== v37 ==
// reuleaux
module reuleaux(input logic clk, input logic rst_n, input logic [2:0] colour,
                input logic [7:0] centre_x, input logic [6:0] centre_y, input logic [7:0] diameter,
                input logic start, output logic done,
                output logic [7:0] vga_x, output logic [6:0] vga_y,
                output logic [2:0] vga_colour, output logic vga_plot);
For scale: ~6,700 cells after synthesis, about 49 I/O pins.
Settings: LEC_CHECK=0, ABC_AREA=1, CAP_MARGIN=20, CORE_MARGIN=2, CORE_UTILIZATION=72, CTS_CLUSTER_SIZE=97, PLACE_DENSITY=0.4, SLEW_MARGIN=20; clock period 12.9 ns.
run.sh (not shown) runs the stock make flow with config.mk's settings and CLKGATE_MAP_FILE=.
Run status, v37: aborted in global routing, error GRT-0116
For v41, these inputs were changed with respect to v37:
- a deleted CTS_CLUSTER_SIZE that had been 97
- a deleted ABC_AREA that had been 1
- a deleted PLACE_DENSITY that had been 0.4
- a change of CORE_UTILIZATION from 72 to 35
- a change of the clock period (ns, I/O delays scaled along) from 12.9 to 39.2
Notes after the runs:
Changes observed in v41 relative to v37: total placed cells including tap cells now smaller; chip area now larger.
v41 ends up with lower area of the synthesized netlist per yosys stat than v37 does.
v41 has completed all stages; timing, DRC and antenna checks passed.
Input changes introduced in v40 (baseline for comparison: v41):
- a change of CORE_UTILIZATION from 35 to 65
- a change of the clock period (ns, I/O delays scaled along) from 39.2 to 32.7
==> results <==
- Although v40 finished all stages, its layout failed final checks on setup timing.
- Compared with v41, v40 shows a lower final-layout fill cell count.
- Summary of v40 over v41: worst setup slack dropped 2.79 ns, design area increased 0.0065 mm2, global-route wire length before repair went up.
- From v41 to v40 the numbers moved as follows: row count shrank by 27%, critical path depth grew by about 4%, proportion of cell area occupied by registers shrank by 0.30 points, area after detailed placement grew by 0.0052 mm2, area of the die shrank by about 46%.
--- input diff v40..v32 ---
- CORE_UTILIZATION: 65 -> 40
- the clock period (ns, I/O delays scaled along): 32.7 -> 40.0
Results
- Of the two values seen for launching element of the worst setup path, diameter[5] was produced by v40 and diameter[7] by v32.
- Having completed the whole flow, v32 delivered a layout that passed the timing, DRC and antenna checks.
- Summary of v32 over v40: clock-buffer cell count climbed 1; final number of setup-violating endpoints dropped 4.

---

Starting RTL as in the previous note.
clock: 25.2 ns
lec_check: 0
abc_area: 1
cap_margin: 15
cell_pad_in_sites_global_placement: 0
core_aspect_ratio: 0.98
core_margin: 2
core_utilization: 70
cts_cluster_diameter: 358
cts_cluster_size: 43
gpl_routability_driven: 1
gpl_timing_driven: 1
hold_slack_margin: -0.09
slew_margin: 35
The starting point never finished: it broke off in 5_1_grt with GRT-0116.
Change:
Settings changed: CORE_ASPECT_RATIO 0.98 to 1.11, CORE_UTILIZATION 70 to 67, CTS_CLUSTER_DIAMETER 358 to default, CTS_CLUSTER_SIZE 43 to 56, HOLD_SLACK_MARGIN -0.09 to default, PLACE_DENSITY from default to 0.6, SETUP_SLACK_MARGIN from default to 5.0, SLEW_MARGIN 35 to 0.
Clock period 25.2 ns to 30.7 ns, I/O delays scaled along.
The new run stopped in 5_1_grt with ODB-0269.
Synthesized area does not change.
Die area went up by 4.4%.
Synthesized cell count is unchanged.
Change:
Settings changed: CELL_PAD_IN_SITES_GLOBAL_PLACEMENT 0 to 1, CORE_UTILIZATION 67 to 39, CTS_CLUSTER_SIZE 56 to 98, GPL_ROUTABILITY_DRIVEN 1 to 0, GPL_TIMING_DRIVEN 1 to 0, HOLD_SLACK_MARGIN from default to 0.01, PLACE_DENSITY 0.6 to default.
Effect: With this change the flow ran to the end with no violations. Area after synthesis stays the same. Die size rose by 70%. Synthesized cell count is unchanged.
Change:
Settings changed: ABC_AREA 1 to 0, CELL_PAD_IN_SITES_GLOBAL_PLACEMENT 1 to 3, CORE_UTILIZATION 39 to 29, GPL_ROUTABILITY_DRIVEN 0 to 1, GPL_TIMING_DRIVEN 0 to 1, HOLD_SLACK_MARGIN 0.01 to default, PLACE_DENSITY_LB_ADDON from default to 0.19.
What happened:
- Now the flow finished but failed the layout checks on setup timing
- area after synthesis came out lower by 8.3%
- count of clock-buffer cells in the layout stays the same
- routed wire length came out higher by 3.0%
- worst setup slack is worse by 2.7 ns
- worst hold slack is better by 0.078 ns
- non-clock buffer count came out higher by 1081
Change:
Settings changed: CELL_PAD_IN_SITES_GLOBAL_PLACEMENT 3 to 0, CORE_UTILIZATION 29 to 71, CTS_CLUSTER_SIZE 98 to 29, SETUP_SLACK_MARGIN 5.0 to -2.0, SLEW_MARGIN 0 to 40, TNS_END_PERCENT from default to 5.
The new run died in 5_1_grt, error GRT-0116.
Die area decreases by well over a third.
Synthesized cell count stays the same.
Synthesized area is unchanged.
Change:
Settings changed: CORE_UTILIZATION 71 to 58, SETUP_SLACK_MARGIN -2.0 to default, TNS_END_PERCENT 5 to default.
What happened: This time the run produced a layout that fails on setup timing. Synthesized cell count does not change. Die size went up by 22%. Area after synthesis is unchanged.
